==> inputs of run Z <==
==> flow/design.v <==
module B2BCD_IP #(parameter WIDTH = 4, parameter DIGIT = 2)(
    Binary_code,
    BCD_code
);
input  [WIDTH-1: 0]   Binary_code;
output [4*DIGIT-1: 0]    BCD_code;
wire [4*DIGIT-1: 0] shift_result [2:WIDTH-1];
wire [4*DIGIT-1: 0]   add_result [2:WIDTH-2];
genvar i, j;
generate
    for(i=2; i<WIDTH; i=i+1)begin : loop_shift
        if(i==2)begin
            assign shift_result[i] = {{(4*DIGIT-3){1'b0}}, Binary_code[WIDTH-1 : WIDTH-3]};
        end
        else begin
            assign shift_result[i] = {add_result[i-1][4*DIGIT-2: 0], Binary_code[WIDTH-i-1]};
        end   
    end
    for(i=2; i<WIDTH-1; i=i+1)begin : loop_add1
        for(j=0; j<DIGIT; j=j+1)begin
            assign add_result[i][4*j+3:4*j] = (shift_result[i][4*j+3:4*j] > 4)? shift_result[i][4*j+3:4*j] + 3 : shift_result[i][4*j+3:4*j]; 
        end      
    end
endgenerate
assign BCD_code = shift_result[WIDTH-1];
endmodule
module UT_TOP (
    clk, 
    rst_n, 
    in_valid, 
    in_time,
    out_valid, 
    out_display, 
    out_day
);
input        clk, rst_n, in_valid;
input [30:0] in_time;
output reg       out_valid;
output reg [3:0] out_display;
output reg [2:0] out_day;
reg  [3:0]  current_state, next_state;
parameter IDLE       = 4'd0  ;
parameter INPUT      = 4'd1  ;
parameter CAL_16YEAR = 4'd2  ;
parameter CAL_4YEAR  = 4'd3  ;
parameter CAL_YEAR   = 4'd4  ;
parameter CAL_MONTH  = 4'd5  ;
parameter CAL_DAY    = 4'd6  ;
parameter CAL_4HOUR  = 4'd7  ;
parameter CAL_HOUR   = 4'd8  ;
parameter CAL_15MIN  = 4'd9  ;
parameter CAL_MIN    = 4'd10 ;
parameter CAL_SEC    = 4'd11 ;
parameter OUT        = 4'd12 ;
parameter time_16years      = 31'd504921600;   
parameter time_4years       = 31'd126230400;   
parameter time_common_years = 31'd31536000;    
parameter time_leap_years   = 31'd31622400;    
parameter time_odd_month    = 31'd2678400;     
parameter time_even_month   = 31'd2592000;     
parameter time_leap_month   = 31'd2505600;     
parameter time_com_month    = 31'd2419200;     
parameter time_day          = 31'd86400;       
parameter time_4hour        = 31'd14400;       
parameter time_hour         = 31'd3600;        
parameter time_15minute     = 31'd900;         
parameter time_minute       = 31'd60;          
reg [3:0] counter;
reg [30:0] in_time_reg;
reg leap;
reg [10:0] year;
reg [3:0]  month;
reg [4:0]  day;
reg [4:0]  hour;
reg [5:0]  minute;
reg [5:0]  second;
wire [10:0] temp_year;
wire [3:0]  temp_month;
wire [2:0]  week;
reg  [10:0] Binary_code;
wire [15:0] BCD_code;
assign temp_year =  (month < 3)? year-1 : year;
assign temp_month = (month < 3)? month + 12 : month;
assign week = (day + 2*temp_month + 3*(temp_month + 1)/5 + temp_year + temp_year/4 - temp_year/100 + temp_year/400 + 1) % 7;
B2BCD_IP #(11, 4) I_B2BCD_IP ( .Binary_code(Binary_code), .BCD_code(BCD_code) );
always @(*)begin
    case (counter)
        0 : Binary_code = year; 
        1 : Binary_code = year;
        2 : Binary_code = year;
        3 : Binary_code = year;
        4 : Binary_code = {7'b0, month};
        5 : Binary_code = {7'b0, month};
        6 : Binary_code = {6'b0, day};
        7 : Binary_code = {6'b0, day};
        8 : Binary_code = {6'b0, hour};
        9 : Binary_code = {6'b0, hour};
        10: Binary_code = {5'b0, minute};
        11: Binary_code = {5'b0, minute};
        12: Binary_code = {5'b0, second};
        13: Binary_code = {5'b0, second};  
        default: Binary_code = year;
    endcase
end
always @(*) begin
    leap = (year[1:0] == 2'b00)? 1: 0;
end
always @(posedge clk or negedge rst_n) begin
    if(!rst_n)begin
        in_time_reg <= 0;
    end
    else if(in_valid)begin
        in_time_reg <= in_time;
    end
    else if(next_state == CAL_16YEAR)begin
        in_time_reg <= (in_time_reg < time_16years)? in_time_reg : in_time_reg - time_16years;
    end
    else if(next_state == CAL_4YEAR)begin
        in_time_reg <= (in_time_reg < time_4years)? in_time_reg : in_time_reg - time_4years;
    end
    else if(next_state == CAL_YEAR)begin
        if(leap)
            in_time_reg <= (in_time_reg < time_leap_years)? in_time_reg : in_time_reg - time_leap_years;
        else
            in_time_reg <= (in_time_reg < time_common_years)? in_time_reg : in_time_reg - time_common_years;
    end
    else if(next_state == CAL_MONTH)begin
        if(month == 2 && leap) 
            in_time_reg <= (in_time_reg < time_leap_month)? in_time_reg: in_time_reg - time_leap_month;
        else if(month == 2 && !leap) 
            in_time_reg <= (in_time_reg < time_com_month)? in_time_reg: in_time_reg - time_com_month;
        else if(month == 1 || month == 3 || month == 5  || month == 7 || month == 8 || month == 10 || month == 12) 
            in_time_reg <= (in_time_reg < time_odd_month)? in_time_reg: in_time_reg - time_odd_month;
        else 
            in_time_reg <= (in_time_reg < time_even_month)? in_time_reg: in_time_reg - time_even_month;
    end
    else if(next_state == CAL_DAY)begin
        in_time_reg <= (in_time_reg < time_day)? in_time_reg: in_time_reg - time_day;
    end
    else if(next_state == CAL_4HOUR)begin
        in_time_reg <= (in_time_reg < time_4hour)? in_time_reg: in_time_reg - time_4hour;
    end
    else if(next_state == CAL_HOUR)begin
        in_time_reg <= (in_time_reg < time_hour)? in_time_reg: in_time_reg - time_hour;
    end
    else if(next_state == CAL_15MIN)begin
        in_time_reg <= (in_time_reg < time_15minute)? in_time_reg: in_time_reg - time_15minute;
    end
    else if(next_state == CAL_MIN)begin
        in_time_reg <= (in_time_reg < time_minute)? in_time_reg: in_time_reg - time_minute;
    end
end
always @(posedge clk or negedge rst_n) begin
    if(!rst_n)begin
        year <= 'd1970;
    end
    else if(next_state == CAL_16YEAR)begin
        year <= (in_time_reg < time_16years)? year: year + 'd16;
    end
    else if(next_state == CAL_4YEAR)begin
        year <= (in_time_reg < time_4years)? year: year + 'd4;
    end
    else if(next_state == CAL_YEAR)begin
        if(leap)
            year <= (in_time_reg < time_leap_years)? year: year + 'd1;
        else
            year <= (in_time_reg < time_common_years)? year: year + 'd1;
    end
    else if(next_state == IDLE)begin
        year <= 'd1970;
    end
end
always @(posedge clk or negedge rst_n) begin
    if(!rst_n)begin
        month <= 'd1;
    end
    else if(next_state == CAL_MONTH)begin
        if(month == 2 && leap) 
            month <= (in_time_reg < time_leap_month)? month: month + 'd1;
        else if(month == 2 && !leap) 
            month <= (in_time_reg < time_com_month)? month: month + 'd1;
        else if(month == 1 || month == 3 || month == 5  || month == 7 || month == 8 || month == 10 || month == 12)
            month <= (in_time_reg < time_odd_month)? month: month + 'd1;
        else 
            month <= (in_time_reg < time_even_month)? month: month + 'd1;
    end
    else if(next_state == IDLE)begin
        month <= 'd1;
    end
end
always @(posedge clk or negedge rst_n) begin
    if(!rst_n)begin
        day <= 'd1;
    end
    else if(next_state == CAL_DAY)begin
        day <= (in_time_reg < time_day)? day : day + 'd1;
    end
    else if(next_state == IDLE)begin
        day <= 'd1;
    end
end
always @(posedge clk or negedge rst_n) begin
    if(!rst_n)begin
        hour <= 'd0;
    end
    else if(next_state == CAL_4HOUR)begin
        hour <= (in_time_reg < time_4hour)? hour : hour + 'd4;
    end
    else if(next_state == CAL_HOUR)begin
        hour <= (in_time_reg < time_hour)? hour : hour + 'd1;
    end
    else if(next_state == IDLE)begin
        hour <= 'd0;
    end
end
always @(posedge clk or negedge rst_n) begin
    if(!rst_n)begin
        minute <= 'd0;
    end
    else if(next_state == CAL_15MIN)begin
        minute <= (in_time_reg < time_15minute)? minute : minute + 'd15;
    end
    else if(next_state == CAL_MIN)begin
        minute <= (in_time_reg < time_minute)? minute : minute + 'd1;
    end
    else if(next_state == IDLE)begin
        minute <= 'd0;
    end
end
always @(*)begin
    second = in_time_reg[5:0];
end
always @(posedge clk or negedge rst_n) begin
    if(!rst_n)begin
        counter <= 'd0;
    end
    else if(next_state == OUT)begin
        counter <= counter + 1;
    end
    else if(next_state == IDLE)begin
        counter <= 'd0;
    end
end
always@(posedge clk or negedge rst_n)begin
    if(!rst_n)begin
        current_state <= IDLE;
    end
    else begin
        current_state <= next_state;
    end
end
always@(*)begin
    if(!rst_n)
        next_state = IDLE ;
    else begin
        case(current_state)
        IDLE:
            next_state = (!in_valid)? IDLE : INPUT;
        INPUT:
            next_state = CAL_16YEAR;
        CAL_16YEAR:
            next_state = (in_time_reg < time_16years)? CAL_4YEAR : CAL_16YEAR;
        CAL_4YEAR:
            next_state = (in_time_reg < time_4years)? CAL_YEAR : CAL_4YEAR;
        CAL_YEAR:begin
            if(leap) 
                next_state = (in_time_reg < time_leap_years)? CAL_MONTH : CAL_YEAR;
            else 
                next_state = (in_time_reg < time_common_years)? CAL_MONTH : CAL_YEAR;
        end
        CAL_MONTH:begin
            if(month == 2 && leap) 
                next_state = (in_time_reg < time_leap_month)? CAL_DAY : CAL_MONTH;
            else if(month == 2 && !leap) 
                next_state = (in_time_reg < time_com_month)? CAL_DAY : CAL_MONTH;
            else if(month == 1 || month == 3 || month == 5  || month == 7 || month == 8 || month == 10 || month == 12) 
                next_state = (in_time_reg < time_odd_month)? CAL_DAY : CAL_MONTH;
            else 
                next_state = (in_time_reg < time_even_month)? CAL_DAY : CAL_MONTH;
        end 
        CAL_DAY:
            next_state = (in_time_reg < time_day)? CAL_4HOUR : CAL_DAY;  
        CAL_4HOUR:
            next_state = (in_time_reg < time_4hour)? CAL_HOUR : CAL_4HOUR;
        CAL_HOUR:
            next_state = (in_time_reg < time_hour)? CAL_15MIN : CAL_HOUR;
        CAL_15MIN:
            next_state = (in_time_reg < time_15minute)? CAL_MIN : CAL_15MIN;
        CAL_MIN:
            next_state = (in_time_reg < time_minute)? OUT : CAL_MIN;
        OUT:
            next_state = (counter == 14)? IDLE : OUT;
        default :
            next_state = IDLE ;
        endcase
    end
end
always @(posedge clk or negedge rst_n) begin
    if (!rst_n) out_valid <= 'd0;
    else if(next_state == OUT) out_valid <= 'd1;
	else out_valid <= 'd0; 
end
always @(posedge clk or negedge rst_n) begin
	if (!rst_n) out_display <= 'd0;
    else if(next_state == OUT)begin
        case (counter)
            0 : out_display <= BCD_code[15:12];
            1 : out_display <= BCD_code[11:8];
            2 : out_display <= BCD_code[7:4];
            3 : out_display <= BCD_code[3:0];
            4 : out_display <= BCD_code[7:4];
            5 : out_display <= BCD_code[3:0];
            6 : out_display <= BCD_code[7:4];
            7 : out_display <= BCD_code[3:0];
            8 : out_display <= BCD_code[7:4];
            9 : out_display <= BCD_code[3:0];
            10: out_display <= BCD_code[7:4];
            11: out_display <= BCD_code[3:0];
            12: out_display <= BCD_code[7:4];
            13: out_display <= BCD_code[3:0];
        endcase
    end 
	else out_display <= 'd0;
end
always @(posedge clk or negedge rst_n) begin
	if (!rst_n) out_day <= 'd0;
    else if(next_state == OUT) out_day <= week;
	else out_day <= 'd0;
end
endmodule
==> flow/run.sh <==
#!/bin/bash
# the make line also repeats each setting of config.mk as NAME=value (left out here)
make -C /OpenROAD-flow-scripts/flow DESIGN_CONFIG=/design/flow/config.mk WORK_HOME=/design/flow/orfs CLKGATE_MAP_FILE= finish
==> flow/config.mk <==
export PLATFORM = sky130hd
export DESIGN_NAME = UT_TOP
export DESIGN_NICKNAME = UT_TOP
export VERILOG_FILES = /design/flow/design.v
export SDC_FILE = /design/flow/constraint.sdc
export NUM_CORES = 4
export LEC_CHECK = 0
export CAP_MARGIN = 20
export CORE_MARGIN = 9
export CORE_UTILIZATION = 60
export CTS_CLUSTER_DIAMETER = 130
export CTS_CLUSTER_SIZE = 98
export SETUP_SLACK_MARGIN = -1.42
export SLEW_MARGIN = 20
export TNS_END_PERCENT = 35
==> flow/constraint.sdc <==
create_clock -name core_clock -period 15.0 [get_ports {clk}]
set_input_delay 3.0000 -clock core_clock [delete_from_list [all_inputs] [get_ports {clk}]]
set_output_delay 3.0000 -clock core_clock [all_outputs]
set_load 0.01 [all_outputs]
==> run C: changes against run Z <==
CELL_PAD_IN_SITES_DETAIL_PLACEMENT = 2   (was not set)
CELL_PAD_IN_SITES_GLOBAL_PLACEMENT = 1   (was not set)
CORE_MARGIN = 3   (was 9)
CORE_UTILIZATION = 19   (was 60)
CTS_CLUSTER_DIAMETER = 191   (was 130)
CTS_CLUSTER_SIZE = not set   (was 98)
MAX_ROUTING_LAYER = met4   (was not set)
SETUP_SLACK_MARGIN = 0.24   (was -1.42)
TNS_END_PERCENT = not set   (was 35)
==> flow/constraint.sdc (replaced) <==
create_clock -name core_clock -period 12.2 [get_ports {clk}]
set_input_delay 2.4400 -clock core_clock [delete_from_list [all_inputs] [get_ports {clk}]]
set_output_delay 2.4400 -clock core_clock [all_outputs]
set_load 0.01 [all_outputs]
==> run K: changes against run Z <==
CORE_MARGIN = 2   (was 9)
CORE_UTILIZATION = 72   (was 60)
CTS_CLUSTER_DIAMETER = not set   (was 130)
CTS_CLUSTER_SIZE = 61   (was 98)
PLACE_DENSITY_LB_ADDON = 0.0   (was not set)
SETUP_SLACK_MARGIN = not set   (was -1.42)
TNS_END_PERCENT = not set   (was 35)
==> flow/constraint.sdc (replaced) <==
create_clock -name core_clock -period 7.54 [get_ports {clk}]
set_input_delay 1.5080 -clock core_clock [delete_from_list [all_inputs] [get_ports {clk}]]
set_output_delay 1.5080 -clock core_clock [all_outputs]
set_load 0.01 [all_outputs]
==> run X: changes against run Z <==
CORE_MARGIN = 2   (was 9)
CORE_UTILIZATION = 40   (was 60)
CTS_CLUSTER_DIAMETER = not set   (was 130)
CTS_CLUSTER_SIZE = not set   (was 98)
SETUP_SLACK_MARGIN = not set   (was -1.42)
TNS_END_PERCENT = not set   (was 35)
==> impl.org <==
#+TITLE: Synthesis and PnR summary

** Timing
- The final report lists the setup-violating endpoint count as 3.
- Across all setup checks in the final design, the least slack found is -0.377 ns.

** Outcome
- The flow ran to the end, but the layout failed its checks.
- The checks that failed were negative setup slack.
That was run Z.
==> impl.org <==
#+TITLE: Synthesis and PnR summary

** Timing
- Total of endpoints with negative setup slack in the final report :: 3
- The final timing report gives a worst setup slack of -3.04 ns.

** Outcome
- Failing layout checks were recorded as negative setup slack.
- Status :: finished with violations

** Floorplanning
- Count of inserted tapcells :: 1050

** Pwr
That was run C.
==> impl.org <==
#+TITLE: Physical design notes

** Outcome
- The first error in the log reads "[ERROR GRT-0116] Global routing finished with congestion. Check the congestion regions in the DRC Viewer".
- Status :: did not finish
- Stage at which the flow ended :: global routing (5_1_grt)

** Floorplanning
- In this run the full chip footprint comes out at 0.0226 mm^2.

** Logic synthesis
- Synthesized area per cell :: 7.08 um^2

** GRT
- Per the GRT congestion report, total overflow comes to 266.
That was run K.
==> impl.org <==
#+TITLE: Synthesis and PnR summary

** Timing
- The last timing report of the flow puts the setup violation total at 0.
- Least setup slack across all paths after layout :: 0.420 ns

** Outcome
- Status :: timing/DRC/antenna clean

** Clock tree
- Clock latency at the later pin of the worst-skew pair :: 0.38 ns

** Logic synthesis
- Synthesized-area fraction occupied by xor and xnor cells :: 6.21%

** Setup path
- The worst setup path is captured at a flip-flop.
That was run X.
Power and IR-drop figures of this design are not reliable: the tool's default activity estimate is inflated in some of its runs.
